$ cat run.sh
#!/bin/bash
# the make line also repeats each setting of config.mk as NAME=value (left out here)
make -C /OpenROAD-flow-scripts/flow DESIGN_CONFIG=/design/flow/config.mk WORK_HOME=/design/flow/orfs CLKGATE_MAP_FILE= finish
$ cat constraint.sdc
create_clock -name core_clock -period 9.16 [get_ports {AXI_ACLK}]
set_input_delay 1.8320 -clock core_clock [delete_from_list [all_inputs] [get_ports {AXI_ACLK}]]
set_output_delay 1.8320 -clock core_clock [all_outputs]
set_load 0.01 [all_outputs]
$ cat design.v
module axi_master_write #(
    parameter AXI_ID_WD   = 2,
    parameter AXI_DATA_WD = 32,
    parameter AXI_ADDR_WD = 32,
    parameter AXI_STRB_WD = 4
)(
    input                      M_AXI_ACLK,
    input                      M_AXI_ARESETN,    
    input                      w_cmd_valid,
    input  [AXI_ADDR_WD-1 : 0] w_cmd_addr,
    input  [AXI_ID_WD-1   : 0] w_cmd_id,
    input  [1 : 0]             w_cmd_burst,
    input  [2 : 0]             w_cmd_size,
    input  [AXI_ADDR_WD-1 : 0] w_cmd_len,
    output                     w_cmd_ready,
    output                     w_cmd_abort,
    output [AXI_ADDR_WD-1 : 0] M_AXI_AWADDR,
    output [AXI_ID_WD-1   : 0] M_AXI_AWID,
    output [1 : 0]             M_AXI_AWBURST,
    output [2 : 0]             M_AXI_AWSIZE,
    output [7 : 0]             M_AXI_AWLEN,
    output                     M_AXI_AWVALID,
    input                      M_AXI_AWREADY,
    output [AXI_DATA_WD-1 : 0] M_AXI_WDATA,
    output                     M_AXI_WLAST,
    output [AXI_STRB_WD-1 : 0] M_AXI_WSTRB,
    output                     M_AXI_WVALID,
    input                      M_AXI_WREADY,
    input  [AXI_ID_WD-1   : 0] M_AXI_BID,
    input  [1 : 0]             M_AXI_BRESP,
    input                      M_AXI_BVALID,
    output                     M_AXI_BREADY
);
localparam IW = AXI_ID_WD,
           DW = AXI_DATA_WD,
           AW = AXI_ADDR_WD,
           SW = AXI_STRB_WD;
localparam FIXED     = 2'b00,
           INCREMENT = 2'b01,
           WRAP      = 2'b10;
localparam ADDRLSB           = $clog2(DW) - 3;
localparam T_LGMAXBURST      = $clog2((4096 << 3) / DW);
localparam LGMAXBURST        = (T_LGMAXBURST < 8) ? T_LGMAXBURST : 8;
localparam LGMAX_FIXED_BURST = (T_LGMAXBURST < 4) ? T_LGMAXBURST : 4;
localparam AWT               = AW - ADDRLSB;
reg w_busy;
reg w_complete_combo;
reg pre_start;
reg start_burst_combo;
reg phantom_start;
reg [AW-1  : 0] awaddr;
reg [IW-1  : 0] awid;
reg [AWT-1 : 0] awlent;
reg [1 : 0]     awburst;
reg [2 : 0]     awsize;
reg aw_incr_burst;
reg aw_full_incr_burst;
reg aw_full_fixed_burst;
reg aw_needs_alignment;
reg            axi_awvalid;
reg [IW-1 : 0] axi_awid;
reg [AW-1 : 0] axi_awaddr;
reg [1 : 0]    axi_awburst;
reg [7 : 0]    axi_awlen;
reg [2 : 0]    axi_awsize;
reg [DW-1 : 0] axi_wdata;
reg [SW-1 : 0] axi_wstrb;
reg            axi_wlast;
reg            axi_wvalid;
reg            axi_bready;
reg [AWT-1 : 0] aw_requests_remaining;
reg [AWT-1 : 0] aw_next_remaining_combo;
reg aw_next_full_incr_burst_remaining_combo;
reg aw_none_incr_burst_remaining;
reg aw_none_incr_burst_remaining_combo;
reg aw_next_full_fixed_burst_remaining_combo;
reg aw_none_fixed_burst_remaining;
reg aw_none_fixed_burst_remaining_combo;
reg [LGMAXBURST-1 : 0] addr_align_combo;
reg [LGMAXBURST   : 0] initial_burst_len_combo;
reg [LGMAXBURST   : 0] wr_max_burst;
reg [LGMAXBURST   : 0] wr_beats_cnt;
reg axi_abort_pending;
wire w_fire     = w_cmd_valid   && w_cmd_ready;
wire awfire     = M_AXI_AWVALID && M_AXI_AWREADY;
wire wfire      = M_AXI_WVALID  && M_AXI_WREADY;
wire bfire      = M_AXI_BVALID  && M_AXI_BREADY;
wire last_wfire = M_AXI_WLAST   && wfire;
wire aw_pending = M_AXI_AWVALID && !M_AXI_AWREADY;
wire w_pending  = M_AXI_WVALID  && !M_AXI_WREADY;
always @(posedge M_AXI_ACLK) begin
    if (!M_AXI_ARESETN) begin
        w_busy <= 1'b0;
    end
    else if (w_fire) begin
        w_busy <= 1'b1;
    end
    else if (w_complete_combo) begin
        w_busy <= 1'b0;
    end
end
always @(posedge M_AXI_ACLK) begin
    if (!w_busy) begin
        pre_start <= 1'b1;
    end
    else begin
        pre_start <= 1'b0;
    end
end
always @(*) begin
    start_burst_combo = !(aw_incr_burst ? aw_none_incr_burst_remaining : aw_none_fixed_burst_remaining);
    if (!w_busy || axi_abort_pending) begin
        start_burst_combo = 1'b0;
    end
    if (axi_awvalid || pre_start) begin
        start_burst_combo = 1'b0;
    end
    if (M_AXI_WVALID && !(M_AXI_WLAST && M_AXI_WREADY)) begin
        start_burst_combo = 1'b0;
    end
end
always @(posedge M_AXI_ACLK) begin
    if (!w_busy) begin
        phantom_start <= 1'b0;
    end
    else begin
        phantom_start <= start_burst_combo;
    end
end
always @(posedge M_AXI_ACLK) begin
    if (!M_AXI_ARESETN) begin
        axi_awvalid <= 1'b0;
    end
    else if (!aw_pending) begin
        axi_awvalid <= start_burst_combo;
    end
end
always @(*) begin
    if (!w_busy) begin
        w_complete_combo = 1'b0;
    end
    else begin
        w_complete_combo = last_wfire && (aw_incr_burst ? aw_none_incr_burst_remaining : aw_none_fixed_burst_remaining);
        if (axi_abort_pending && !axi_wvalid && !axi_awvalid) begin
            w_complete_combo = 1'b1;
        end
    end
end
always @(posedge M_AXI_ACLK) begin
    if (!w_busy) begin
        axi_abort_pending <= 1'b0;
    end
    else if (bfire && M_AXI_BRESP[1]) begin
        axi_abort_pending <= 1'b1;
    end
end
always @(posedge M_AXI_ACLK) begin
    if (!M_AXI_ARESETN) begin
        awburst <= INCREMENT;
        awsize  <= 'b0;
        awlent  <= 'b0;
        awid    <= 'b0;
        awaddr  <= 'b0;
        aw_incr_burst       <= 1'b1;
        aw_full_incr_burst  <= 1'b0;
        aw_full_fixed_burst <= 1'b0; 
    end
    else if (!w_busy) begin 
        awburst <= w_cmd_burst;
        awsize  <= w_cmd_size;
        awlent  <= w_cmd_len[AW-1 : ADDRLSB];
        awid    <= w_cmd_id;
        awaddr  <= w_cmd_addr;
        aw_incr_burst       <= (w_cmd_burst == INCREMENT);
        aw_full_incr_burst  <= |w_cmd_len[AW-1 : (ADDRLSB+LGMAXBURST)];
        aw_full_fixed_burst <= |w_cmd_len[AW-1 : (ADDRLSB+LGMAX_FIXED_BURST)];
    end
end
always @(posedge M_AXI_ACLK) begin
    if (!aw_pending) begin
        axi_awburst <= awburst;
        axi_awid    <= awid;
        axi_awsize  <= awsize;
    end
end
wire [LGMAXBURST : 0] aw_align_sum = {1'b0, w_cmd_addr[(ADDRLSB+LGMAXBURST-1) : ADDRLSB]} + {1'b0, w_cmd_len[(ADDRLSB+LGMAXBURST-1) : ADDRLSB]};
always @(posedge M_AXI_ACLK) begin
    if (!w_busy) begin
        aw_needs_alignment <= 1'b0;
        if (|w_cmd_addr[(ADDRLSB+LGMAXBURST-1) : ADDRLSB]) begin
            if (|w_cmd_len[AW-1 : (LGMAXBURST+ADDRLSB)]) begin
                aw_needs_alignment <= 1'b1;
            end
            else if (aw_align_sum[LGMAXBURST]) begin
                aw_needs_alignment <= 1'b1;
            end
        end
    end
end
always @(*) begin
    addr_align_combo        = 1'b1 + (~awaddr[(ADDRLSB+LGMAXBURST-1) : ADDRLSB]);
    initial_burst_len_combo = (1 << LGMAXBURST);
    if (!aw_incr_burst) begin
        initial_burst_len_combo = (1 << LGMAX_FIXED_BURST);
        if (!aw_full_fixed_burst) begin
            initial_burst_len_combo = {1'b0, awlent[LGMAXBURST-1 : 0]};
        end
    end
    else if (aw_needs_alignment) begin
        initial_burst_len_combo = {1'b0, addr_align_combo};
    end
    else if (!aw_full_incr_burst) begin
        initial_burst_len_combo = {1'b0, awlent[LGMAXBURST-1 : 0]};
    end
end
always @(posedge M_AXI_ACLK) begin
    if (pre_start) begin
        wr_max_burst <= initial_burst_len_combo;
    end
    else if (phantom_start) begin
        if (aw_incr_burst) begin
            if (!aw_next_full_incr_burst_remaining_combo) begin
                wr_max_burst <= {1'b0, aw_next_remaining_combo[7 : 0]};
            end
            else begin
                wr_max_burst <= (1 << LGMAXBURST);
            end
        end
        else begin
            if (!aw_next_full_fixed_burst_remaining_combo) begin
                wr_max_burst <= {4'b0, aw_next_remaining_combo[3 : 0]};
            end
            else begin
                wr_max_burst <= (1 << LGMAX_FIXED_BURST);
            end
        end
    end
end
always @(posedge M_AXI_ACLK) begin
    if (!aw_pending) begin
        axi_awlen <= wr_max_burst - 1'b1;
    end
end
always @(posedge M_AXI_ACLK) begin
    if (pre_start) begin
        aw_requests_remaining         <= awlent;
        aw_none_incr_burst_remaining  <= 1'b0;
        aw_none_fixed_burst_remaining <= 1'b0;
    end
    else if (phantom_start) begin
        aw_requests_remaining         <= aw_next_remaining_combo;
        aw_none_incr_burst_remaining  <= aw_none_incr_burst_remaining_combo;
        aw_none_fixed_burst_remaining <= aw_none_fixed_burst_remaining_combo;
    end
    else if (axi_abort_pending) begin
        aw_requests_remaining         <= 'b0;
        aw_none_incr_burst_remaining  <= 1'b1;
        aw_none_fixed_burst_remaining <= 1'b1;
    end
end
always @(*) begin
    aw_next_remaining_combo                  = aw_requests_remaining - ({(LGMAXBURST+1){phantom_start}} & wr_max_burst);
    aw_next_full_incr_burst_remaining_combo  = |aw_next_remaining_combo[AWT-1 : LGMAXBURST];
    aw_next_full_fixed_burst_remaining_combo = |aw_next_remaining_combo[AWT-1 : LGMAX_FIXED_BURST];
    aw_none_incr_burst_remaining_combo       = !aw_next_full_incr_burst_remaining_combo && !(|aw_next_remaining_combo[LGMAXBURST-1 : 0]);
    aw_none_fixed_burst_remaining_combo      = !aw_next_full_fixed_burst_remaining_combo && !(|aw_next_remaining_combo[LGMAX_FIXED_BURST-1 : 0]);
end
always @(posedge M_AXI_ACLK) begin
    if (!w_busy) begin
        axi_awaddr <= w_cmd_addr;
    end
    else if (awfire) begin
        axi_awaddr[ADDRLSB-1 : 0] <= 'b0;
        if (aw_incr_burst) begin
            axi_awaddr[AW-1 : ADDRLSB] <=axi_awaddr[AW-1 : ADDRLSB] + axi_awlen + 1'b1;
        end
    end
end
always @(posedge M_AXI_ACLK) begin
    if (!M_AXI_ARESETN) begin
        axi_wvalid <= 1'b0;
    end
    else if (!w_pending) begin
        if (last_wfire) begin
            axi_wvalid <= 1'b0;
        end
        if (start_burst_combo) begin
            axi_wvalid <= 1'b1;
        end
    end
end
always @(posedge M_AXI_ACLK) begin
    if (!M_AXI_ARESETN) begin
        wr_beats_cnt  <= 'b0;
    end
    else begin
        case ({phantom_start,  wfire})
            2'b00: begin end
            2'b01: begin
                wr_beats_cnt  <= wr_beats_cnt - 1'b1;
            end
            2'b10: begin
                wr_beats_cnt  <= wr_beats_cnt + wr_max_burst;
            end
            2'b11: begin
                wr_beats_cnt  <= wr_beats_cnt + M_AXI_AWLEN;
            end
        endcase
    end
end
always @(posedge M_AXI_ACLK) begin
    if (!M_AXI_ARESETN) begin
        axi_wdata <= 'b0;
    end
    else if (wfire) begin
        axi_wdata <= axi_wdata + 1'b1;
        if (M_AXI_WLAST) begin
            axi_wdata <= 'b0;
        end
    end
end
always @(posedge M_AXI_ACLK) begin
    if (!w_busy) begin
        axi_wlast <= (awlent == 'b1);
    end
    else if (!w_pending) begin
        if (start_burst_combo) begin
            axi_wlast <= (wr_max_burst == 'b1);
        end
        else if (phantom_start) begin
            axi_wlast <= (M_AXI_AWLEN == 'b1);
        end
        else begin
            axi_wlast <= (wr_beats_cnt == 2);
        end
    end
end
always @(posedge M_AXI_ACLK) begin
    if (!w_pending) begin
        axi_wstrb <= axi_abort_pending ? 'b0 : {SW{1'b1}};
    end
end 
always @(posedge M_AXI_ACLK) begin
    if (!M_AXI_ARESETN) begin
        axi_bready <= 1'b0;
    end 
    else if (last_wfire) begin
        axi_bready <= 1'b1;
    end
    else if (bfire) begin
        axi_bready <= 1'b0;
    end
end
assign w_cmd_ready   = !w_busy && !axi_abort_pending;
assign w_cmd_abort   = axi_abort_pending;
assign M_AXI_AWVALID = axi_awvalid;
assign M_AXI_AWADDR  = axi_awaddr;
assign M_AXI_AWID    = axi_awid;
assign M_AXI_AWBURST = axi_awburst;
assign M_AXI_AWSIZE  = axi_awsize;
assign M_AXI_AWLEN   = axi_awlen;
assign M_AXI_WVALID  = axi_wvalid;
assign M_AXI_WDATA   = axi_wdata;
assign M_AXI_WSTRB   = axi_wstrb;
assign M_AXI_WLAST   = axi_wlast;
assign M_AXI_BREADY  = axi_bready;
endmodule
module axi_master_read #(
    parameter AXI_ID_WD   = 2,
    parameter AXI_DATA_WD = 32,
    parameter AXI_ADDR_WD = 32,
    parameter AXI_STRB_WD = 4
)(
    input                      M_AXI_ACLK,
    input                      M_AXI_ARESETN,    
    input                      r_cmd_valid,
    input  [AXI_ADDR_WD-1 : 0] r_cmd_addr,
    input  [AXI_ID_WD-1   : 0] r_cmd_id,
    input  [1 : 0]             r_cmd_burst,
    input  [2 : 0]             r_cmd_size,
    input  [AXI_ADDR_WD-1 : 0] r_cmd_len,
    output                     r_cmd_ready,
    output                     r_cmd_abort,
    output [AXI_ADDR_WD-1 : 0] M_AXI_ARADDR,
    output [AXI_ID_WD-1   : 0] M_AXI_ARID,
    output [1 : 0]             M_AXI_ARBURST,
    output [2 : 0]             M_AXI_ARSIZE,
    output [7 : 0]             M_AXI_ARLEN,
    output                     M_AXI_ARVALID,
    input                      M_AXI_ARREADY,
    input  [AXI_DATA_WD-1 : 0] M_AXI_RDATA,
    input                      M_AXI_RLAST,
    input  [AXI_ID_WD-1   : 0] M_AXI_RID,
    input  [1 : 0]             M_AXI_RRESP,
    input                      M_AXI_RVALID,
    output                     M_AXI_RREADY
);
localparam IW = AXI_ID_WD,
           DW = AXI_DATA_WD,
           AW = AXI_ADDR_WD,
           SW = AXI_STRB_WD;
localparam FIXED     = 2'b00,
           INCREMENT = 2'b01,
           WRAP      = 2'b10;
localparam ADDRLSB           = $clog2(DW) - 3;
localparam T_LGMAXBURST      = $clog2((4096 << 3) / DW);
localparam LGMAXBURST        = (T_LGMAXBURST < 8) ? T_LGMAXBURST : 8;
localparam LGMAX_FIXED_BURST = (T_LGMAXBURST < 4) ? T_LGMAXBURST : 4;
localparam AWT               = AW - ADDRLSB;
reg r_busy;
reg r_complete_combo;
reg pre_start;
reg start_burst_combo;
reg phantom_start;
reg [AW-1  : 0] araddr;
reg [IW-1  : 0] arid;
reg [AWT-1 : 0] arlent;
reg [1 : 0]     arburst;
reg [2 : 0]     arsize;
reg ar_incr_burst;
reg ar_full_incr_burst;
reg ar_full_fixed_burst;
reg ar_needs_alignment;
reg            axi_arvalid;
reg [IW-1 : 0] axi_arid;
reg [AW-1 : 0] axi_araddr;
reg [1 : 0]    axi_arburst;
reg [7 : 0]    axi_arlen;
reg [2 : 0]    axi_arsize;
reg            axi_rready;
reg [AWT-1 : 0] ar_requests_remaining;
reg [AWT-1 : 0] ar_next_remaining_combo;
reg ar_next_full_incr_burst_remaining_combo;
reg ar_none_incr_burst_remaining;
reg ar_none_incr_burst_remaining_combo;
reg ar_next_full_fixed_burst_remaining_combo;
reg ar_none_fixed_burst_remaining;
reg ar_none_fixed_burst_remaining_combo;
reg [LGMAXBURST-1 : 0] addr_align_combo;
reg [LGMAXBURST   : 0] initial_burst_len_combo;
reg [LGMAXBURST   : 0] rd_max_burst;
reg [9 : 0] ar_burst_outstanding;
reg         ar_last_outstanding;
reg axi_abort_pending;
wire r_fire     = r_cmd_valid   && r_cmd_ready;
wire arfire     = M_AXI_ARVALID && M_AXI_ARREADY;
wire rfire      = M_AXI_RVALID  && M_AXI_RREADY;
wire last_rfire = M_AXI_RLAST   && rfire;
wire ar_pending = M_AXI_ARVALID && !M_AXI_ARREADY;
always @(posedge M_AXI_ACLK) begin
    if (!M_AXI_ARESETN) begin
        r_busy <= 1'b0;
    end
    else if (r_fire) begin
        r_busy <= 1'b1;
    end
    else if (r_complete_combo) begin
        r_busy <= 1'b0;
    end
end
always @(posedge M_AXI_ACLK) begin
    if (!r_busy) begin
        pre_start <= 1'b1;
    end
    else begin
        pre_start <= 1'b0;
    end
end
always @(*) begin
    start_burst_combo = !(ar_incr_burst ? ar_none_incr_burst_remaining : ar_none_fixed_burst_remaining);
    if (!r_busy || axi_abort_pending) begin
        start_burst_combo = 1'b0;
    end
    if (axi_arvalid || pre_start) begin
        start_burst_combo = 1'b0;
    end
end
always @(posedge M_AXI_ACLK) begin
    if (!r_busy) begin
        phantom_start <= 1'b0;
    end
    else begin
        phantom_start <= start_burst_combo;
    end
end
always @(posedge M_AXI_ACLK) begin
    if (!M_AXI_ARESETN) begin
        axi_arvalid <= 1'b0;
    end
    else if (!ar_pending) begin
        axi_arvalid <= start_burst_combo;
    end
end
always @(*) begin
    if (!r_busy) begin
        r_complete_combo = 1'b0;
    end
    else begin
        r_complete_combo = !pre_start && !phantom_start
                        && (ar_incr_burst ? ar_none_incr_burst_remaining : ar_none_fixed_burst_remaining)
                        && ((ar_burst_outstanding == 'b0) || (last_rfire && ar_last_outstanding));
    end
end
always @(posedge M_AXI_ACLK) begin
    if (!M_AXI_ARESETN) begin
        ar_burst_outstanding <= 'b0;
        ar_last_outstanding  <= 1'b0;
    end
    else begin
        if (phantom_start && !last_rfire) begin
            ar_burst_outstanding <= ar_burst_outstanding + 1'b1;
            ar_last_outstanding  <= (ar_burst_outstanding == 1'b0);
        end
        if (last_rfire && !phantom_start) begin
            ar_burst_outstanding <= ar_burst_outstanding - 1'b1;
            ar_last_outstanding  <= (ar_burst_outstanding == 'd2);
        end
    end
end
always @(posedge M_AXI_ACLK) begin
    if (!r_busy) begin
        axi_abort_pending <= 1'b0;
    end
    else if (rfire && M_AXI_RRESP[1]) begin
        axi_abort_pending <= 1'b1;
    end
end
always @(posedge M_AXI_ACLK) begin
    if (!M_AXI_ARESETN) begin
        arburst <= INCREMENT;
        arsize  <= 'b0;
        arlent  <= 'b0;
        arid    <= 'b0;
        araddr  <= 'b0;
        ar_incr_burst       <= 1'b1;
        ar_full_incr_burst  <= 1'b0;
        ar_full_fixed_burst <= 1'b0; 
    end
    else if (!r_busy) begin 
        arburst <= r_cmd_burst;
        arsize  <= r_cmd_size;
        arlent  <= r_cmd_len[AW-1 : ADDRLSB];
        arid    <= r_cmd_id;
        araddr  <= r_cmd_addr;
        ar_incr_burst       <= (r_cmd_burst == INCREMENT);
        ar_full_incr_burst  <= |r_cmd_len[AW-1 : (ADDRLSB+LGMAXBURST)];
        ar_full_fixed_burst <= |r_cmd_len[AW-1 : (ADDRLSB+LGMAX_FIXED_BURST)];
    end
end
always @(posedge M_AXI_ACLK) begin
    if (!ar_pending) begin
        axi_arburst <= arburst;
        axi_arid    <= arid;
        axi_arsize  <= arsize;
    end
end
wire [LGMAXBURST : 0] ar_align_sum = {1'b0, r_cmd_addr[(ADDRLSB+LGMAXBURST-1) : ADDRLSB]} + {1'b0, r_cmd_len[(ADDRLSB+LGMAXBURST-1) : ADDRLSB]};
always @(posedge M_AXI_ACLK) begin
    if (!r_busy) begin
        ar_needs_alignment <= 1'b0;
        if (|r_cmd_addr[(ADDRLSB+LGMAXBURST-1) : ADDRLSB]) begin
            if (|r_cmd_len[AW-1 : (LGMAXBURST+ADDRLSB)]) begin
                ar_needs_alignment <= 1'b1;
            end
            else if (ar_align_sum[LGMAXBURST]) begin
                ar_needs_alignment <= 1'b1;
            end
        end
    end
end
always @(*) begin
    addr_align_combo        = 1'b1 + (~araddr[(ADDRLSB+LGMAXBURST-1) : ADDRLSB]);
    initial_burst_len_combo = (1 << LGMAXBURST);
    if (!ar_incr_burst) begin
        initial_burst_len_combo = (1 << LGMAX_FIXED_BURST);
        if (!ar_full_fixed_burst) begin
            initial_burst_len_combo = {1'b0, arlent[LGMAXBURST-1 : 0]};
        end
    end
    else if (ar_needs_alignment) begin
        initial_burst_len_combo = {1'b0, addr_align_combo};
    end
    else if (!ar_full_incr_burst) begin
        initial_burst_len_combo = {1'b0, arlent[LGMAXBURST-1 : 0]};
    end
end
always @(posedge M_AXI_ACLK) begin
    if (pre_start) begin
        rd_max_burst <= initial_burst_len_combo;
    end
    else if (phantom_start) begin
        if (ar_incr_burst) begin
            if (!ar_next_full_incr_burst_remaining_combo) begin
                rd_max_burst <= {1'b0, ar_next_remaining_combo[7 : 0]};
            end
            else begin
                rd_max_burst <= (1 << LGMAXBURST);
            end
        end
        else begin
            if (!ar_next_full_fixed_burst_remaining_combo) begin
                rd_max_burst <= {4'b0, ar_next_remaining_combo[3 : 0]};
            end
            else begin
                rd_max_burst <= (1 << LGMAX_FIXED_BURST);
            end
        end
    end
end
always @(posedge M_AXI_ACLK) begin
    if (!ar_pending) begin
        axi_arlen <= rd_max_burst - 1'b1;
    end
end
always @(posedge M_AXI_ACLK) begin
    if (pre_start) begin
        ar_requests_remaining         <= arlent;
        ar_none_incr_burst_remaining  <= 1'b0;
        ar_none_fixed_burst_remaining <= 1'b0;
    end
    else if (phantom_start) begin
        ar_requests_remaining         <= ar_next_remaining_combo;
        ar_none_incr_burst_remaining  <= ar_none_incr_burst_remaining_combo;
        ar_none_fixed_burst_remaining <= ar_none_fixed_burst_remaining_combo;
    end
    else if (axi_abort_pending) begin
        ar_requests_remaining         <= 'b0;
        ar_none_incr_burst_remaining  <= 1'b1;
        ar_none_fixed_burst_remaining <= 1'b1;
    end
end
always @(*) begin
    ar_next_remaining_combo                  = ar_requests_remaining - ({(LGMAXBURST+1){phantom_start}} & rd_max_burst);
    ar_next_full_incr_burst_remaining_combo  = |ar_next_remaining_combo[AWT-1 : LGMAXBURST];
    ar_next_full_fixed_burst_remaining_combo = |ar_next_remaining_combo[AWT-1 : LGMAX_FIXED_BURST];
    ar_none_incr_burst_remaining_combo       = !ar_next_full_incr_burst_remaining_combo && !(|ar_next_remaining_combo[LGMAXBURST-1 : 0]);
    ar_none_fixed_burst_remaining_combo      = !ar_next_full_fixed_burst_remaining_combo && !(|ar_next_remaining_combo[LGMAX_FIXED_BURST-1 : 0]);
end
always @(posedge M_AXI_ACLK) begin
    if (!r_busy) begin
        axi_araddr <= r_cmd_addr;
    end
    else if (arfire) begin
        axi_araddr[ADDRLSB-1 : 0] <= 'b0;
        if (ar_incr_burst) begin
            axi_araddr[AW-1 : ADDRLSB] <=axi_araddr[AW-1 : ADDRLSB] + axi_arlen + 1'b1;
        end
    end
end
always @(posedge M_AXI_ACLK) begin
    if (!M_AXI_ARESETN) begin
        axi_rready <= 1'b0;
    end 
    else if (arfire) begin
        axi_rready <= 1'b1;
    end
    else if (r_complete_combo) begin
        axi_rready <= 1'b0;
    end
end
assign r_cmd_ready   = !r_busy && !axi_abort_pending;
assign r_cmd_abort   = axi_abort_pending;
assign M_AXI_ARVALID = axi_arvalid;
assign M_AXI_ARADDR  = axi_araddr;
assign M_AXI_ARID    = axi_arid;
assign M_AXI_ARBURST = axi_arburst;
assign M_AXI_ARSIZE  = axi_arsize;
assign M_AXI_ARLEN   = axi_arlen;
assign M_AXI_RREADY  = axi_rready;
endmodule
module DMAC #(
    parameter AXI_ID_WD   = 2,
    parameter AXI_DATA_WD = 32,
    parameter AXI_ADDR_WD = 32,
    parameter AXI_STRB_WD = 4
)(
    input                      AXI_ACLK,
    input                      AXI_ARESETN,    
    input                      cmd_valid,
    input  [AXI_ADDR_WD-1 : 0] cmd_addr,
    input  [AXI_ID_WD-1   : 0] cmd_id,
    input  [1 : 0]             cmd_burst,
    input  [2 : 0]             cmd_size,
    input  [AXI_ADDR_WD-1 : 0] cmd_len,
    output                     cmd_ready,
    output                     cmd_abort,
    output [AXI_ADDR_WD-1 : 0] AXI_AWADDR,
    output [AXI_ID_WD-1   : 0] AXI_AWID,
    output [1 : 0]             AXI_AWBURST,
    output [2 : 0]             AXI_AWSIZE,
    output [7 : 0]             AXI_AWLEN,
    output                     AXI_AWVALID,
    input                      AXI_AWREADY,
    output [AXI_DATA_WD-1 : 0] AXI_WDATA,
    output [AXI_STRB_WD-1 : 0] AXI_WSTRB,
    output                     AXI_WLAST,
    output                     AXI_WVALID,
    input                      AXI_WREADY,
    input  [AXI_ID_WD-1   : 0] AXI_BID,
    input  [1 : 0]             AXI_BRESP,
    input                      AXI_BVALID,
    output                     AXI_BREADY,
    output [AXI_ADDR_WD-1 : 0] AXI_ARADDR,
    output [AXI_ID_WD-1   : 0] AXI_ARID,
    output [1 : 0]             AXI_ARBURST,
    output [2 : 0]             AXI_ARSIZE,
    output [7 : 0]             AXI_ARLEN,
    output                     AXI_ARVALID,
    input                      AXI_ARREADY,
    input  [AXI_DATA_WD-1 : 0] AXI_RDATA,
    input                      AXI_RLAST,
    input  [AXI_ID_WD-1   : 0] AXI_RID,
    input  [1 : 0]             AXI_RRESP,
    input                      AXI_RVALID,
    output                     AXI_RREADY
);
wire w_cmd_ready, r_cmd_ready;
wire w_cmd_abort, r_cmd_abort;
assign cmd_ready = w_cmd_ready && r_cmd_ready;
assign cmd_abort = w_cmd_abort || r_cmd_abort;
wire cmd_valid_both = cmd_valid && cmd_ready;
axi_master_write #(
    .AXI_ID_WD(AXI_ID_WD),
    .AXI_DATA_WD(AXI_DATA_WD),
    .AXI_ADDR_WD(AXI_ADDR_WD),
    .AXI_STRB_WD(AXI_STRB_WD)
) axi_master_write(
    .M_AXI_ACLK(AXI_ACLK),
    .M_AXI_ARESETN(AXI_ARESETN),    
    .w_cmd_valid(cmd_valid_both),
    .w_cmd_addr(cmd_addr),
    .w_cmd_id(cmd_id),
    .w_cmd_burst(cmd_burst),
    .w_cmd_size(cmd_size),
    .w_cmd_len(cmd_len),
    .w_cmd_ready(w_cmd_ready),
    .w_cmd_abort(w_cmd_abort),
    .M_AXI_AWADDR(AXI_AWADDR),
    .M_AXI_AWID(AXI_AWID),
    .M_AXI_AWBURST(AXI_AWBURST),
    .M_AXI_AWSIZE(AXI_AWSIZE),
    .M_AXI_AWLEN(AXI_AWLEN),
    .M_AXI_AWVALID(AXI_AWVALID),
    .M_AXI_AWREADY(AXI_AWREADY),
    .M_AXI_WDATA(AXI_WDATA),
    .M_AXI_WLAST(AXI_WLAST),
    .M_AXI_WSTRB(AXI_WSTRB),
    .M_AXI_WVALID(AXI_WVALID),
    .M_AXI_WREADY(AXI_WREADY),
    .M_AXI_BID(AXI_BID),
    .M_AXI_BRESP(AXI_BRESP),
    .M_AXI_BVALID(AXI_BVALID),
    .M_AXI_BREADY(AXI_BREADY)
);
axi_master_read #(
    .AXI_ID_WD(AXI_ID_WD),
    .AXI_DATA_WD(AXI_DATA_WD),
    .AXI_ADDR_WD(AXI_ADDR_WD),
    .AXI_STRB_WD(AXI_STRB_WD)
) axi_master_read(
    .M_AXI_ACLK(AXI_ACLK),
    .M_AXI_ARESETN(AXI_ARESETN),    
    .r_cmd_valid(cmd_valid_both),
    .r_cmd_addr(cmd_addr),
    .r_cmd_id(cmd_id),
    .r_cmd_burst(cmd_burst),
    .r_cmd_size(cmd_size),
    .r_cmd_len(cmd_len),
    .r_cmd_ready(r_cmd_ready),
    .r_cmd_abort(r_cmd_abort),
    .M_AXI_ARADDR(AXI_ARADDR),
    .M_AXI_ARID(AXI_ARID),
    .M_AXI_ARBURST(AXI_ARBURST),
    .M_AXI_ARSIZE(AXI_ARSIZE),
    .M_AXI_ARLEN(AXI_ARLEN),
    .M_AXI_ARVALID(AXI_ARVALID),
    .M_AXI_ARREADY(AXI_ARREADY),
    .M_AXI_RDATA(AXI_RDATA),
    .M_AXI_RLAST(AXI_RLAST),
    .M_AXI_RVALID(AXI_RVALID),
    .M_AXI_RREADY(AXI_RREADY),
    .M_AXI_RID(AXI_RID),
    .M_AXI_RRESP(AXI_RRESP)
);
endmodule
$ cat config.mk
export PLATFORM = sky130hd
export DESIGN_NAME = DMAC
export DESIGN_NICKNAME = DMAC
export VERILOG_FILES = /design/flow/design.v
export SDC_FILE = /design/flow/constraint.sdc
export NUM_CORES = 4
export LEC_CHECK = 0
export CAP_MARGIN = 20
export CORE_MARGIN = 2
export CORE_UTILIZATION = 10
export SLEW_MARGIN = 20
==> out/summary.rpt, run 1 <==
==============================================================================
Outcome                                                           complete, no violations
Count of state elements after synthesis                                    341
Horizontal extent of the die                                            430 um
Number of max-slew violations in the final report                            0
Largest non-sequential cell family by area                        simple AND/OR/NAND/NOR gates
Total power density per cell area                                   211 nW/um2
Buffers from clock root to sink, at most                                     3
Sequential fraction of the synthesis area                                47.3%
Cell taking the most area after synthesis                             edfxtp_1
Most used flip-flop cell                                              edfxtp_1
Distinct cell type count after synthesis                                    71
Sequential fraction of design power                                      39.4%
GRT Overall Usage                                                        7.01%
Maximum net fanout on the critical path                                     15
Post-Synthesis Cell Area                                             18200 um2
Mean instance size in the synthesized netlist                         9.74 um2
Yosys cell count                                                          1865
Accumulated negative setup slack                                          0 ns
Worst reg2reg path depth                                                    13
XOR/XNOR share of the synthesized area                                   8.05%
Hold Startpoint                                                   axi_master_write.awsize[0]
Resize count post-CTS                                                        0
Most used standard cells in the synthesized netlist               nand2_1 (207), edfxtp_1 (176), dfxtp_1 (165)
Final global-route overflow total                                            0
Vertical die dimension                                                  430 um
Die Footprint                                                       185000 um2
Number of nets produced by synthesis                                      2055
Number of global-route vias before repair                                14200
Storage element area                                                  8600 um2
Syn Inst Count                                                            1865
Hold Crit Class                                                        reg2reg
Static leakage                                                         8.38 nW
Arrival time at the worst endpoint                                     5.68 ns
Power in sequential cells                                              2.04 mW
Main power-consuming group                                        sequential cells
CTS hold repair buffers                                                      0
DR vias/cell                                                              3.25
Number of warning messages in the logs                                      67
GP Congestion                                                            0.857
Number of port buffers                                                     217
Gate family responsible for the most delay along the worst path   AND-OR/OR-AND gates
Main area contributors after synthesis                            edfxtp_1 (29%), dfxtp_1 (18%), mux2i_1 (4.7%), ha_1 (4.4%), nand2_1 (4.3%)
Starting DRC count in detailed routing                                     826
Cell at the root of the clock tree                                   clkbuf_16
Adder-cell area share of the yosys netlist                               5.07%
Most frequently used cell type in the post-synthesis netlist           nand2_1
Final setup violating endpoints                                              0
Half-perimeter wire length of the detailed placement result            52.0 mm
Post-synthesis chip area from yosys                                  18200 um2
CTS Buf Count                                                               39
Total Nets Final                                                          2259
TritonCTS clock tree                                                       yes
And+or+nand+nor area frac                                                19.6%
Logic area                                                            9070 um2
Most used cell along the critical path                                  and2_1
Wire length of the first global-routing pass                           96.1 mm
Post-CTS setup buffer count                                                  0
Setup repair after global routing missed its margin                         no
Share of total power consumed by net switching                           33.4%
Number of flops mapped to enable cells by yosys                            176
Number of cells on the critical path                                        14
Internal power contribution                                            3.46 mW
Power consumed by the clock network                                    1.79 mW
CP cell instances                                                 clkdlybuf4s50_1 > and2_1 > o211ai_1 > ha_1 > fa_1 > a21o_1 > a21oi_1 > nor2b_1 > o21a_1 > o41ai_1 > a211oi_1 > a311oi_1 > xnor2_1 > and2_1
Clock-pin slew on the worst setup and hold paths                       0.06 ns
Fmax                                                                   193 MHz
Instance count along the most critical hold path                             0
Async set or reset register ratio after synthesis                           0%
Critical path type                                                      in2reg
Critical Path RT                                                       9.66 ns
Clk Latency, worst-skew pair                                           0.62 ns
Setup skew after layout                                              0.0236 ns
Portion of total power attributed to the clock network                   34.4%
Number of fill cells                                                     20300
Mean routed wirelength per cell                                        14.9 um
Tcrit/Tclk final                                                         56.5%
Number of clock sinks seen by CTS                                          341
Worst slack after detailed placement                                   3.34 ns
Site Rows                                                                  156
Number of H-tree levels                                                      2
Final antenna-violating net count                                            0
Mux frac, synth                                                          5.05%
Power drawn by the combinational cells                                 1.36 mW
Floorplan-stage core utilization                                         10.1%
Clock period minus worst slack                                         5.18 ns
End of the worst hold path                                        axi_master_write.axi_awsize[0]
Kind of launch point of the worst setup path                         input pin
Residual DRC                                                                 0
Launching instance or port of the critical path                     AXI_WREADY
Area growth from synthesis to layout                                     35.7%
Worst Tran Pin Value                                                   1.07 ns
Pin count of the biggest net entering global routing                        92
Launch point of the worst reg-to-reg path                         axi_master_write.phantom_start
Relative slew margins                                                    27.9%
Final tally of hold violations                                               0
Total Wirelength                                                       66.7 mm
Crit-path slowest cell                                            clkdlybuf4s50_1
Setup slack, reg-to-reg                                                4.45 ns
Minimum setup slack in the final design                                3.98 ns
Yosys aoi share                                                          12.1%
Initial antenna violation count                                             15
Critical path's largest stage delay                                    0.67 ns
Max-capacitance violation count                                              0
Maximum ir drop on the vdd rail                                     0.000123 V
Worst reg2reg endpoint                                            axi_master_write.wr_max_burst[8]
Power share of the combinational group                                   26.2%
Buffer and inverter count on the worst path                                  1
Core Area                                                           181000 um2
Yosys warnings                                                               2
Switching component of the power                                       1.73 mW
Capture point of the worst path                                   axi_master_write.wr_beats_cnt[8]
Area share of the largest cell type after synthesis                      29.1%
Core utilization of the finished layout                                  13.6%
CP Capture Type                                                           flop
Via count                                                                14500
Number of placed I/O pins                                                  258
Number of detailed-routing iterations run before antenna repair              8
==============================================================================
[final cells by class]
type                    count  area share (%)
well taps                2370            12.0
inverters                  61           0.929
flip-flops and latches    341            34.9
clock inverters            21            1.16
clock buffers              51            4.70
multi-input cells        1388            36.8
repair buffers            238            9.44
diodes                      2          0.0203
[metal layers]
layer  track usage [%]  share of wire, %
met1              6.97                36
met2              13.6                55
met3              1.06               3.6
met4              4.09               6.1
met5                 0             0.016
[per-stage QoR]
stage                     hold slack [ns]  instance area, um2  power (mW)  instances
final                               0.431               24600        5.19       4472
after global routing                0.434               24600        5.48       4472
after CTS                           0.431               24600        5.29       4470
after detailed placement            0.416               23200        3.46       4398
after global placement              0.411               23200        3.44       4398
after floorplan                     0.408               18200        2.83       1865
==> run 2: changes to the inputs <==
- ABC_AREA: unset -> 1
- CELL_PAD_IN_SITES_DETAIL_PLACEMENT: unset -> 2
- CELL_PAD_IN_SITES_GLOBAL_PLACEMENT: unset -> 1
- CORE_MARGIN: 2 -> 3
- CORE_UTILIZATION: 10 -> 32
- GPL_TIMING_DRIVEN: unset -> 0
- MAX_ROUTING_LAYER: unset -> met4
- MIN_ROUTING_LAYER: unset -> met2
- SLEW_MARGIN: 20 -> 5
- clock period: 9.16 -> 6.79 ns (I/O delays scaled with it)
==> out/summary.rpt, run 2 <==
==============================================================================
Number of nets produced by synthesis                                      2921
Main area contributors after synthesis                            edfxtp_1 (26%), dfxtp_1 (16%), nand2_1 (12%), nor2_1 (6.4%), inv_1 (6.4%)
Clock period minus worst slack                                         4.37 ns
Instance count along the most critical hold path                             0
Site Rows                                                                   91
Distinct cell type count after synthesis                                    57
Number of placed I/O pins                                                  258
Async set or reset register ratio after synthesis                           0%
Setup repair after global routing missed its margin                         no
Static leakage                                                         10.6 nW
Critical path's largest stage delay                                    0.52 ns
Wire length of the first global-routing pass                            141 mm
Pin count of the biggest net entering global routing                        31
Sequential fraction of the synthesis area                                42.4%
Number of flops mapped to enable cells by yosys                            176
Count of state elements after synthesis                                    341
Starting DRC count in detailed routing                                    4456
Maximum ir drop on the vdd rail                                     0.000184 V
Tcrit/Tclk final                                                         64.3%
Area growth from synthesis to layout                                     23.9%
Setup skew after layout                                              0.0163 ns
CP Capture Type                                                           flop
Power consumed by the clock network                                    2.51 mW
Arrival time at the worst endpoint                                     4.69 ns
Setup slack, reg-to-reg                                                2.42 ns
Critical Path RT                                                       7.11 ns
Adder-cell area share of the yosys netlist                               4.55%
Power share of the combinational group                                   31.6%
Internal power contribution                                            4.77 mW
Horizontal extent of the die                                            258 um
Relative slew margins                                                    28.3%
Gate family responsible for the most delay along the worst path   simple AND/OR/NAND/NOR gates
Crit-path slowest cell                                                clkbuf_1
Number of warning messages in the logs                                      67
Number of max-slew violations in the final report                            0
GP Congestion                                                            0.977
And+or+nand+nor area frac                                                28.5%
CP cell instances                                                 clkbuf_1 > nand2_1 > ha_1 > nand2_1 > inv_1 > nand2_1 > nand2_1 > inv_1 > nand2_1 > nand2_1 > nand3_1 > nand2_1 > nor2_1 > nand2_1 > nor2_2 > nand3_1 > nand2_2 > nand2_1 > nand2_1 > nand2_1
Syn Inst Count                                                            2731
Buffer and inverter count on the worst path                                  3
Mean routed wirelength per cell                                        24.3 um
Core Area                                                            62200 um2
Die Footprint                                                        66300 um2
Maximum net fanout on the critical path                                     10
Largest non-sequential cell family by area                        simple AND/OR/NAND/NOR gates
Critical path type                                                     reg2reg
Overall power after layout                                             7.83 mW
Mean instance size in the synthesized netlist                         7.41 um2
Initial antenna violation count                                              0
Most used standard cells in the synthesized netlist               nand2_1 (637), nor2_1 (346), inv_1 (344)
End of the worst hold path                                        axi_master_write.axi_awburst[1]
Vertical die dimension                                                  258 um
Most frequently used cell type in the post-synthesis netlist           nand2_1
Final global-route overflow total                                            0
Cell taking the most area after synthesis                             edfxtp_1
Portion of total power attributed to the clock network                   32.1%
Clk Latency, worst-skew pair                                           0.60 ns
Via count                                                                28300
Power in sequential cells                                              2.84 mW
Total Wirelength                                                       94.2 mm
Worst Tran Pin Value                                                   1.08 ns
Final setup violating endpoints                                              0
Hold Startpoint                                                   axi_master_write.awburst[1]
Final antenna-violating net count                                            0
CTS hold repair buffers                                                      0
Launching instance or port of the critical path                   axi_master_read.phantom_start
Total Nets Final                                                          3189
Accumulated negative setup slack                                          0 ns
Number of port buffers                                                     216
Worst reg2reg path depth                                                    20
# placed instances                                                        3787
Yosys aoi share                                                          13.2%
Post-Synthesis Cell Area                                             20200 um2
Cell at the root of the clock tree                                   clkbuf_16
Number of H-tree levels                                                      2
Share of total power consumed by net switching                           39.0%
Half-perimeter wire length of the detailed placement result            72.7 mm
XOR/XNOR share of the synthesized area                                   3.03%
Hold Crit Class                                                        reg2reg
Sequential fraction of design power                                      36.3%
Total power density per cell area                                   312 nW/um2
TritonCTS clock tree                                                       yes
Power drawn by the combinational cells                                 2.48 mW
Kind of launch point of the worst setup path                              flop
Placed cell areas                                                    23500 um2
Clock-pin slew on the worst setup and hold paths                       0.06 ns
CTS Buf Count                                                               45
Number of global-route vias before repair                                32900
Outcome                                                           complete, no violations
Capture point of the worst path                                   axi_master_read.rd_max_burst[4]
Buffers from clock root to sink, at most                                     3
Number of fill cells                                                      7332
GRT Overall Usage                                                        43.8%
Most used cell along the critical path                                 nand2_1
Max-capacitance violation count                                              0
Mux frac, synth                                                        0.0989%
Switching component of the power                                       3.05 mW
Count of non-filler cells in the finished layout                          3881
Post-synthesis chip area from yosys                                  20200 um2
Fmax                                                                   229 MHz
Floorplan-stage core utilization                                         32.6%
Final tally of hold violations                                               0
Launch point of the worst reg-to-reg path                         axi_master_read.phantom_start
Design area                                                          25100 um2
DR vias/cell                                                              7.29
Post-CTS setup buffer count                                                  0
Residual DRC                                                                 0
Most used flip-flop cell                                              edfxtp_1
Area share of the largest cell type after synthesis                      26.1%
Yosys warnings                                                               2
Number of cells on the critical path                                        20
Worst reg2reg endpoint                                            axi_master_read.rd_max_burst[4]
Number of clock sinks seen by CTS                                          341
Resize count post-CTS                                                        0
Number of detailed-routing iterations run before antenna repair              8
Main power-consuming group                                        sequential cells
Yosys cell count                                                          2731
==============================================================================
run 2: metal layers:
metal	track usage [%]	up-vias	wire length, um
met1	-	9585	0
met3	56.8	728	39100
met4	4.95	0	6590
li1	-	9570	-
met5	-	-	0
met2	52.5	8411	48500
run 2: layout make-up:
cell class / count / area (um2) / area share, %
Multi-Input combinational cell: 1958 / 10000 / 39.9
Sequential cell: 341 / 8590 / 34.2
Timing Repair Buffer: 221 / 2250 / 8.99
Clock buffer: 70 / 1400 / 5.56
Inverter: 353 / 1330 / 5.30
Tap cell: 837 / 1050 / 4.18
Buffer: 79 / 325 / 1.30
Clock inverter: 14 / 103 / 0.409
Antenna cell: 8 / 20.0 / 0.0798
run 2: per-stage QoR:
stage | setup slack [ns] | utilization, % | hold slack, ns
after floorplan | 2.76 | - | 0.409
after global placement | 0.555 | 37.7 | 0.415
after detailed placement | 2.08 | 37.8 | 0.422
after CTS | 2.64 | 40.2 | 0.433
after global routing | 2.07 | 40.3 | 0.450
final | 2.42 | 40.3 | 0.431
==> run 3: changes to the inputs <==
- ABC_AREA: 1 -> unset
- CELL_PAD_IN_SITES_DETAIL_PLACEMENT: 2 -> unset
- CELL_PAD_IN_SITES_GLOBAL_PLACEMENT: 1 -> unset
- CORE_MARGIN: 3 -> 2
- CORE_UTILIZATION: 32 -> 68
- CTS_CLUSTER_SIZE: unset -> 37
- GPL_TIMING_DRIVEN: 0 -> unset
- MAX_ROUTING_LAYER: met4 -> unset
- MIN_ROUTING_LAYER: met2 -> unset
- SLEW_MARGIN: 5 -> 20
- clock period: 6.79 -> 2.69 ns (I/O delays scaled with it)
==> out/summary.rpt, run 3 <==
===========================================================================
Outcome                                                        stopped before the end
Halt point of the flow                                         global routing
First Error                                                    [ERROR GRT-0232] Routing congestion too high. Check the congestion heatmap in the GUI.
Half-perimeter wire length of the detailed placement result         40.8 mm
And+or+nand+nor area frac                                             19.6%
XOR/XNOR share of the synthesized area                                8.05%
Core Area                                                         26100 um2
Number of H-tree levels                                                   2
Most used flip-flop cell                                           edfxtp_1
Number of nets produced by synthesis                                   2055
Number of clock sinks seen by CTS                                       341
Mean instance size in the synthesized netlist                      9.74 um2
Async set or reset register ratio after synthesis                        0%
Largest non-sequential cell family by area                     simple AND/OR/NAND/NOR gates
Placed cell areas                                                 22500 um2
Floorplan-stage core utilization                                      69.5%
Die Footprint                                                     28000 um2
Mux frac, synth                                                       5.05%
Number of placed I/O pins                                               258
GRT Overall Usage                                                      103%
Distinct cell type count after synthesis                                 71
Number of port buffers                                                  217
Cell taking the most area after synthesis                          edfxtp_1
Area share of the largest cell type after synthesis                   29.1%
Buffers from clock root to sink, at most                                  3
Yosys warnings                                                            2
Post-synthesis chip area from yosys                               18200 um2
Post-Synthesis Cell Area                                          18200 um2
Site Rows                                                                59
Main area contributors after synthesis                         edfxtp_1 (29%), dfxtp_1 (18%), mux2i_1 (4.7%), ha_1 (4.4%), nand2_1 (4.3%)
Count of state elements after synthesis                                 341
Most used standard cells in the synthesized netlist            nand2_1 (207), edfxtp_1 (176), dfxtp_1 (165)
Yosys aoi share                                                       12.1%
CTS Buf Count                                                            37
CTS hold repair buffers                                                   0
Horizontal extent of the die                                         167 um
Vertical die dimension                                               167 um
Yosys cell count                                                       1865
Most frequently used cell type in the post-synthesis netlist        nand2_1
Syn Inst Count                                                         1865
Final global-route overflow total                                      2571
Cell at the root of the clock tree                                clkbuf_16
Number of flops mapped to enable cells by yosys                         176
Sequential fraction of the synthesis area                             47.3%
Adder-cell area share of the yosys netlist                            5.07%
GP Congestion                                                         0.971
===========================================================================
==> run 3: per-stage QoR <==
step	worst slack, ns	power, mW	util, %	cells
2_1_floorplan	-0.516	9.77	-	1865
3_3_place_gp	-0.782	12.1	86.3	2580
3_5_place_dp	-0.941	12.4	86.3	2580
4_1_cts	-0.582	18.3	94.0	2687
==> run 3: timing repair <==
action / in CTS
gates cloned: 2
setup endpoints to repair: 89
buffers inserted: 41
pin swaps: 77
gates resized: 127
==> run 3: per-layer routing <==
| metal | GRT overflow | global-route usage, % |
|---|---|---|
| met2 | 1791 | 131 |
| met4 | 727 | 122 |
| met1 | 27 | 92.0 |
| met3 | 22 | 80.2 |
| met5 | 4 | 38.6 |
==> run 4: changes to the inputs <==
- CAP_MARGIN: 20 -> 0
- CORE_UTILIZATION: 68 -> 72
- CTS_CLUSTER_DIAMETER: unset -> 302
- CTS_CLUSTER_SIZE: 37 -> 26
- PLACE_DENSITY_LB_ADDON: unset -> 0.0
- SETUP_SLACK_MARGIN: unset -> 1.37
- TNS_END_PERCENT: unset -> 70
- clock period: 2.69 -> 5.6 ns (I/O delays scaled with it)
==> out/summary.rpt, run 4 <==
==============================================================================
Outcome                                                           complete, no violations
Final tally of hold violations                                               0
Starting DRC count in detailed routing                                    1702
Buffer and inverter count on the worst path                                  1
Most frequently used cell type in the post-synthesis netlist           nand2_1
Static leakage                                                         7.86 nW
Number of warning messages in the logs                                      68
Sequential fraction of the synthesis area                                47.3%
Number of flops mapped to enable cells by yosys                            176
Setup repair after global routing missed its margin                        yes
Count of state elements after synthesis                                    341
Crit-path slowest cell                                            clkdlybuf4s50_1
Number of detailed-routing iterations run before antenna repair              6
Gate family responsible for the most delay along the worst path   AND-OR/OR-AND gates
Initial antenna violation count                                              2
Critical path's largest stage delay                                    0.52 ns
Power drawn by the combinational cells                                 2.09 mW
Share of total power consumed by net switching                           33.5%
Yosys cell count                                                          1865
Number of max-slew violations in the final report                            0
CTS Buf Count                                                               17
Accumulated negative setup slack                                          0 ns
Power in sequential cells                                              3.35 mW
Clk Latency, worst-skew pair                                           0.52 ns
Yosys aoi share                                                          12.1%
DR vias/cell                                                              6.29
TritonCTS clock tree                                                       yes
Critical Path RT                                                       6.02 ns
Launch point of the worst reg-to-reg path                         axi_master_read.phantom_start
Logic area                                                            9060 um2
Residual DRC                                                                 0
CP cell instances                                                 clkdlybuf4s50_1 > and2_1 > nand2_1 > o211ai_1 > ha_1 > fa_1 > a21o_1 > a21oi_1 > nor2b_1 > o21a_1 > o41ai_1 > a211oi_1 > a311oi_1 > xnor2_1 > and2_1
Top Metal Used                                                            met4
GP Congestion                                                            0.955
Clock-pin slew on the worst setup and hold paths                       0.10 ns
Main area contributors after synthesis                            edfxtp_1 (29%), dfxtp_1 (18%), mux2i_1 (4.7%), ha_1 (4.4%), nand2_1 (4.3%)
Horizontal extent of the die                                            163 um
Post-synthesis chip area from yosys                                  18200 um2
Final setup violating endpoints                                              0
Met3 WL post-DR                                                        4.30 mm
Number of nets produced by synthesis                                      2055
And+or+nand+nor area frac                                                19.6%
Arrival time at the worst endpoint                                     4.59 ns
Half-perimeter wire length of the detailed placement result            34.8 mm
XOR/XNOR share of the synthesized area                                   8.05%
Storage element area                                                  8600 um2
Portion of total power attributed to the clock network                   20.4%
Core Area                                                            25000 um2
Switching component of the power                                       2.29 mW
Kind of launch point of the worst setup path                         input pin
Die Footprint                                                        26500 um2
Hold Crit Class                                                        reg2reg
Post-route worst hold slack                                           0.440 ns
Setup slack, reg-to-reg                                                1.53 ns
Distinct cell type count after synthesis                                    71
Worst reg2reg path depth                                                    13
Power share of the combinational group                                   30.6%
Yosys warnings                                                               2
Cell taking the most area after synthesis                             edfxtp_1
Worst Tran Pin Value                                                   1.08 ns
Total Nets Final                                                          2228
Async set or reset register ratio after synthesis                           0%
Maximum net fanout on the critical path                                      5
Number of cells on the critical path                                        15
Internal power contribution                                            4.55 mW
GRT Overall Usage                                                        34.6%
Met2 WL                                                                22.7 mm
Final global-route overflow total                                            0
Hold Startpoint                                                   axi_master_write.awid[1]
Most used flip-flop cell                                              edfxtp_1
Most used standard cells in the synthesized netlist               nand2_1 (207), edfxtp_1 (176), dfxtp_1 (165)
Largest non-sequential cell family by area                        simple AND/OR/NAND/NOR gates
Met1 WL                                                                18.7 mm
Sequential fraction of design power                                      49.0%
Main power-consuming group                                        sequential cells
Mean routed wirelength per cell                                        19.9 um
Setup skew after layout                                              0.0325 ns
Total power density per cell area                                   325 nW/um2
Buffers from clock root to sink, at most                                     3
Area share of the largest cell type after synthesis                      29.1%
CP Capture Type                                                           flop
Post-Synthesis Cell Area                                             18200 um2
Clock period minus worst slack                                         4.17 ns
Instance count along the most critical hold path                             0
Worst reg2reg endpoint                                            axi_master_read.rd_max_burst[0]
Adder-cell area share of the yosys netlist                               5.07%
Number of fill cells                                                      1496
Tcrit/Tclk final                                                         74.4%
Final antenna-violating net count                                            0
Fmax                                                                   240 MHz
Area growth from synthesis to layout                                     15.9%
Maximum ir drop on the vdd rail                                     0.000345 V
Number of port buffers                                                     217
Number of clock sinks seen by CTS                                          341
Number of H-tree levels                                                      1
Site Rows                                                                   58
Critical path type                                                      in2reg
Relative slew margins                                                    27.4%
Syn Inst Count                                                            1865
Max-capacitance violation count                                              0
Cell at the root of the clock tree                                   clkbuf_16
End of the worst hold path                                        axi_master_write.axi_awid[1]
Launching instance or port of the critical path                     AXI_WREADY
Number of global-route vias before repair                                14200
Vertical die dimension                                                  163 um
Mux frac, synth                                                          5.05%
Via count                                                                15000
Wire length of the first global-routing pass                           73.2 mm
Pin count of the biggest net entering global routing                        75
Total Wirelength                                                       47.3 mm
Capture point of the worst path                                   axi_master_write.wr_beats_cnt[8]
Number of placed I/O pins                                                  258
Floorplan-stage core utilization                                         72.7%
Power consumed by the clock network                                    1.39 mW
Mean instance size in the synthesized netlist                         9.74 um2
Most used cell along the critical path                                  and2_1
==============================================================================
## run 4: stage by stage
stage               instances  cell area [um2]  power, mW  setup WS [ns]  util, %
finish                   2379            21100       6.84           1.43     84.3
global route             2379            21100       7.12           1.26     84.3
CTS                      2377            21000       6.79           1.44     84.3
detailed placement       2349            20500       5.44          0.966     82.3
global placement         2349            20500       5.33           1.09     82.3
floorplan                1865            18200       4.64           1.43        -
## run 4: routing by layer
metal  GRT usage [%]  vias to the layer above
li1                -                     6981
met1            45.2                     7114
met2            59.2                      749
met3            5.19                      120
met4            11.4                        0
met5               0                        -
## run 4: layout make-up
class,count,share of cell area (%)
Sequential cell,341,40.8
Tap cell,330,1.96
Multi-Input combinational cell,1388,43.0
Inverter,61,1.09
Antenna cell,2,0.0238
Clock inverter,1,0.143
Timing Repair Buffer,229,10.7
Clock buffer,27,2.20
## run 4: what timing repair did
item | 4_1_cts | 5_1_grt
setup endpoints to repair | 0 | 18
buffers inserted | 0 | 0
resized | 0 | 4
hold buffers | 0 | 0
==> run 5: changes to the inputs <==
- ABC_AREA: unset -> 1
- CAP_MARGIN: 0 -> 5
- CORE_ASPECT_RATIO: unset -> 0.98
- CORE_UTILIZATION: 72 -> 70
- CTS_CLUSTER_DIAMETER: 302 -> 30
- CTS_CLUSTER_SIZE: 26 -> 58
- HOLD_SLACK_MARGIN: unset -> 0.3
- MAX_ROUTING_LAYER: unset -> met5
- MIN_ROUTING_LAYER: unset -> met1
- PLACE_DENSITY_LB_ADDON: 0.0 -> 0.28
- SETUP_SLACK_MARGIN: 1.37 -> 0.94
- TNS_END_PERCENT: 70 -> 80
- clock period: 5.6 -> 3.63 ns (I/O delays scaled with it)
==> out/summary.rpt, run 5 <==
===========================================================================
Vertical die dimension                                               172 um
Number of placed I/O pins                                               258
Count of state elements after synthesis                                 341
Buffers from clock root to sink, at most                                  3
Area share of the largest cell type after synthesis                   26.1%
First Error                                                    [ERROR GRT-0232] Routing congestion too high. Check the congestion heatmap in the GUI.
Final global-route overflow total                                        40
Main area contributors after synthesis                         edfxtp_1 (26%), dfxtp_1 (16%), nand2_1 (12%), nor2_1 (6.4%), inv_1 (6.4%)
Largest non-sequential cell family by area                     simple AND/OR/NAND/NOR gates
Post-synthesis chip area from yosys                               20200 um2
Halt point of the flow                                         global routing
Yosys cell count                                                       2731
Number of H-tree levels                                                   2
Post-Synthesis Cell Area                                          20200 um2
Floorplan-stage core utilization                                      71.3%
Site Rows                                                                61
Die Footprint                                                     30300 um2
Number of nets produced by synthesis                                   2921
Number of flops mapped to enable cells by yosys                         176
Outcome                                                        stopped before the end
Yosys warnings                                                            2
XOR/XNOR share of the synthesized area                                3.03%
Placed cell areas                                                 22800 um2
Sequential fraction of the synthesis area                             42.4%
CTS Buf Count                                                            61
Half-perimeter wire length of the detailed placement result         47.0 mm
Most used standard cells in the synthesized netlist            nand2_1 (637), nor2_1 (346), inv_1 (344)
# placed instances                                                     3271
Mean instance size in the synthesized netlist                      7.41 um2
Most used flip-flop cell                                           edfxtp_1
Yosys aoi share                                                       13.2%
Number of port buffers                                                  217
Most frequently used cell type in the post-synthesis netlist        nand2_1
GP Congestion                                                          1.04
Horizontal extent of the die                                         176 um
Mux frac, synth                                                     0.0989%
And+or+nand+nor area frac                                             28.5%
Cell at the root of the clock tree                                clkbuf_16
Async set or reset register ratio after synthesis                        0%
Cell taking the most area after synthesis                          edfxtp_1
Adder-cell area share of the yosys netlist                            4.55%
Number of clock sinks seen by CTS                                       341
Syn Inst Count                                                         2731
CTS hold repair buffers                                                   0
Distinct cell type count after synthesis                                 57
GRT Overall Usage                                                     81.0%
Core Area                                                         28400 um2
===========================================================================
[run 5: what timing repair did]
action                                  CTS
gates resized                           175
cloned                                    0
buffers inserted                         60
pin swaps                                67
endpoints found under the setup margin   46
[run 5: metal layers]
layer	global-route usage, %	GRT overflow
met5	33.7	0
met4	82.1	15
met3	69.1	1
met2	96.7	24
met1	79.1	0
[run 5: stage by stage]
step	total power, mW	setup WS [ns]	hold slack, ns	util (%)
CTS	15.7	0.802	0.428	91.8
detailed placement	9.21	0.0541	0.415	80.2
global placement	9.04	0.176	0.412	80.2
floorplan	7.72	0.767	0.409	-
==> run 6: changes to the inputs <==
- ABC_AREA: 1 -> unset
- CAP_MARGIN: 5 -> 20
- CORE_ASPECT_RATIO: 0.98 -> unset
- CTS_CLUSTER_DIAMETER: 30 -> unset
- CTS_CLUSTER_SIZE: 58 -> 37
- HOLD_SLACK_MARGIN: 0.3 -> unset
- MAX_ROUTING_LAYER: met5 -> unset
- MIN_ROUTING_LAYER: met1 -> unset
- PLACE_DENSITY_LB_ADDON: 0.28 -> unset
- SETUP_SLACK_MARGIN: 0.94 -> 0.72
- TNS_END_PERCENT: 80 -> unset
- clock period: 3.63 -> 3.16 ns (I/O delays scaled with it)
==> out/summary.rpt, run 6 <==
===========================================================================
Outcome                                                        stopped before the end
Halt point of the flow                                         global routing
First Error                                                    [ERROR DPL-0038] Utilization greater than 100%, impossible to legalize
Yosys warnings                                                            2
Placed cell areas                                                 21900 um2
Site Rows                                                                58
Syn Inst Count                                                         1865
XOR/XNOR share of the synthesized area                                8.05%
Most frequently used cell type in the post-synthesis netlist        nand2_1
CTS Buf Count                                                            35
Vertical die dimension                                               165 um
Distinct cell type count after synthesis                                 71
Core Area                                                         25300 um2
Most used standard cells in the synthesized netlist            nand2_1 (207), edfxtp_1 (176), dfxtp_1 (165)
And+or+nand+nor area frac                                             19.6%
Area share of the largest cell type after synthesis                   29.1%
Count of state elements after synthesis                                 341
Cell at the root of the clock tree                                clkbuf_16
Cell taking the most area after synthesis                          edfxtp_1
Number of nets produced by synthesis                                   2055
Number of H-tree levels                                                   2
Half-perimeter wire length of the detailed placement result         38.5 mm
Mean instance size in the synthesized netlist                      9.74 um2
Horizontal extent of the die                                         165 um
Number of port buffers                                                  217
Die Footprint                                                     27200 um2
Mux frac, synth                                                       5.05%
Sequential fraction of the synthesis area                             47.3%
Most used flip-flop cell                                           edfxtp_1
Post-Synthesis Cell Area                                          18200 um2
Yosys cell count                                                       1865
Largest non-sequential cell family by area                     simple AND/OR/NAND/NOR gates
# placed instances                                                     2472
Main area contributors after synthesis                         edfxtp_1 (29%), dfxtp_1 (18%), mux2i_1 (4.7%), ha_1 (4.4%), nand2_1 (4.3%)
Number of flops mapped to enable cells by yosys                         176
Async set or reset register ratio after synthesis                        0%
Worst slack after detailed placement                              -0.562 ns
Yosys aoi share                                                       12.1%
Post-synthesis chip area from yosys                               18200 um2
Number of clock sinks seen by CTS                                       341
Floorplan-stage core utilization                                      71.7%
Buffers from clock root to sink, at most                                  3
Number of placed I/O pins                                               258
GP Congestion                                                         0.942
Adder-cell area share of the yosys netlist                            5.07%
===========================================================================
==> run 6: timing repair <==
item / CTS
resized: 247
pin swaps: 123
hold buffers: 0
buffers inserted: 85
cloned: 5
setup endpoints to repair: 127
==> run 6: through the flow <==
stage / utilization, % / TNS, ns / hold WS, ns
2_1_floorplan: - / -0.263 / 0.408
3_3_place_gp: 86.5 / -3.09 / 0.413
3_5_place_dp: 86.5 / -5.65 / 0.418
4_1_cts: 97.5 / -2.00 / 0.439
==> run 7: changes to the inputs <==
- CORE_UTILIZATION: 70 -> 40
- CTS_CLUSTER_SIZE: 37 -> unset
- SETUP_SLACK_MARGIN: 0.72 -> -0.47
- clock period: 3.16 -> 4.73 ns (I/O delays scaled with it)
==> out/summary.rpt, run 7 <==
==============================================================================
Portion of total power attributed to the clock network                   32.1%
Internal power contribution                                            6.50 mW
Gate family responsible for the most delay along the worst path   AND-OR/OR-AND gates
Final setup violating endpoints                                              0
Vertical die dimension                                                  217 um
Distinct cell type count after synthesis                                    71
Count of non-filler cells in the finished layout                          2694
Count of state elements after synthesis                                    341
Number of placed I/O pins                                                  258
Core utilization of the finished layout                                  49.2%
Post-synthesis chip area from yosys                                  18200 um2
Yosys warnings                                                               2
Maximum ir drop on the vdd rail                                     0.000302 V
Pin count of the biggest net entering global routing                       104
Post-CTS setup buffer count                                                  0
Number of max-slew violations in the final report                            0
Post-route worst hold slack                                           0.432 ns
End of the worst hold path                                        axi_master_write.axi_awburst[1]
Yosys aoi share                                                          12.1%
Hold Crit Class                                                        reg2reg
Most frequently used cell type in the post-synthesis netlist           nand2_1
CP cell instances                                                 inv_1 > nor2_1 > ha_1 > fa_1 > nand2b_1 > a21oi_1 > o21ai_0 > nor2b_1 > xnor2_1 > nand4_1 > a2111oi_4 > o211ai_2 > o22ai_1
Worst reg2reg path depth                                                    13
Total power density per cell area                                   426 nW/um2
Number of cells on the critical path                                        13
Instance count along the most critical hold path                             0
DR vias/cell                                                              5.37
Setup repair after global routing missed its margin                         no
Launching instance or port of the critical path                   axi_master_write.phantom_start
CP Capture Type                                                           flop
Resize count post-CTS                                                        0
Floorplan-stage core utilization                                         40.3%
Most used standard cells in the synthesized netlist               nand2_1 (207), edfxtp_1 (176), dfxtp_1 (165)
XOR/XNOR share of the synthesized area                                   8.05%
Mean routed wirelength per cell                                        19.0 um
Largest non-sequential cell family by area                        simple AND/OR/NAND/NOR gates
Switching component of the power                                       2.95 mW
Accumulated negative setup slack                                          0 ns
Yosys cell count                                                          1865
Fmax                                                                   241 MHz
GRT Overall Usage                                                        21.4%
Number of clock sinks seen by CTS                                          341
Critical path's largest stage delay                                    0.61 ns
Mean instance size in the synthesized netlist                         9.74 um2
Final global-route overflow total                                            0
Setup slack, reg-to-reg                                                0.58 ns
Crit-path slowest cell                                               a2111oi_4
Sequential fraction of the synthesis area                                47.3%
Outcome                                                           complete, no violations
Worst Tran Pin Value                                                   1.01 ns
Via count                                                                14500
Max-capacitance violation count                                              0
TritonCTS clock tree                                                       yes
Kind of launch point of the worst setup path                              flop
Half-perimeter wire length of the detailed placement result            37.3 mm
Initial antenna violation count                                              2
# placed instances                                                        2621
Most used flip-flop cell                                              edfxtp_1
Number of detailed-routing iterations run before antenna repair              6
Site Rows                                                                   78
CTS hold repair buffers                                                      0
Clk Latency, worst-skew pair                                           0.54 ns
GP Congestion                                                            0.879
Static leakage                                                         8.28 nW
Share of total power consumed by net switching                           31.2%
Tcrit/Tclk final                                                         87.7%
Core Area                                                            45100 um2
Area share of the largest cell type after synthesis                      29.1%
Cell at the root of the clock tree                                   clkbuf_16
Number of port buffers                                                     217
CTS Buf Count                                                               40
Wire length of the first global-routing pass                           79.6 mm
Horizontal extent of the die                                            217 um
Clock-pin slew on the worst setup and hold paths                       0.06 ns
Number of H-tree levels                                                      2
Power drawn by the combinational cells                                 2.44 mW
Async set or reset register ratio after synthesis                           0%
Die Footprint                                                        47100 um2
Cell taking the most area after synthesis                             edfxtp_1
Starting DRC count in detailed routing                                    1230
And+or+nand+nor area frac                                                19.6%
Placed cell areas                                                    20900 um2
Worst reg2reg endpoint                                            axi_master_write.wr_max_burst[1]
Syn Inst Count                                                            1865
Number of warning messages in the logs                                      70
Number of flops mapped to enable cells by yosys                            176
Power in sequential cells                                              3.97 mW
Final tally of hold violations                                               0
Design area                                                          22200 um2
Adder-cell area share of the yosys netlist                               5.07%
Critical Path RT                                                       5.11 ns
Hold Startpoint                                                   axi_master_write.awburst[1]
Number of global-route vias before repair                                14100
Buffer and inverter count on the worst path                                  1
Arrival time at the worst endpoint                                     4.53 ns
Maximum net fanout on the critical path                                     12
Total Nets Final                                                          2253
Power share of the combinational group                                   25.9%
Number of nets produced by synthesis                                      2055
Final antenna-violating net count                                            0
Sequential fraction of design power                                      42.0%
Post-Synthesis Cell Area                                             18200 um2
Capture point of the worst path                                   axi_master_write.wr_max_burst[1]
Power consumed by the clock network                                    3.04 mW
Main area contributors after synthesis                            edfxtp_1 (29%), dfxtp_1 (18%), mux2i_1 (4.7%), ha_1 (4.4%), nand2_1 (4.3%)
Launch point of the worst reg-to-reg path                         axi_master_write.phantom_start
Mux frac, synth                                                          5.05%
Total Wirelength                                                       51.3 mm
Buffers from clock root to sink, at most                                     3
Relative slew margins                                                    32.4%
Critical path type                                                     reg2reg
Main power-consuming group                                        sequential cells
Clock period minus worst slack                                         4.15 ns
Residual DRC                                                                 0
Setup skew after layout                                              0.0107 ns
Area growth from synthesis to layout                                     22.3%
==============================================================================
## run 7: cell type report
class	instances	area, um2
multi-input cells	1388	9060
diodes	1	2.50
fillers	4204	22900
clock buffers	63	1240
well taps	600	751
inverters	61	229
flip-flops and latches	341	8600
repair buffers	231	2270
clock inverters	9	46.3
## run 7: metal layers
metal / GRT usage, % / routed length [um] / up-vias
met1: 28.9 / 22900 / 6917
met2: 35.2 / 23900 / 424
met4: 6.39 / 1270 / 2
met5: 0 / 16 / -
met3: 3.66 / 3170 / 76
li1: - / - / 7039
## run 7: through the flow
| step | power (mW) | setup slack (ns) |
|---|---|---|
| finish | 9.45 | 0.584 |
| global route | 9.94 | 0.302 |
| CTS | 9.53 | 0.644 |
| detailed placement | 6.46 | 0.254 |
| global placement | 6.42 | 0.244 |
| floorplan | 5.49 | 0.656 |
Power figures rest on the tool's default switching activity, not on a simulated workload.
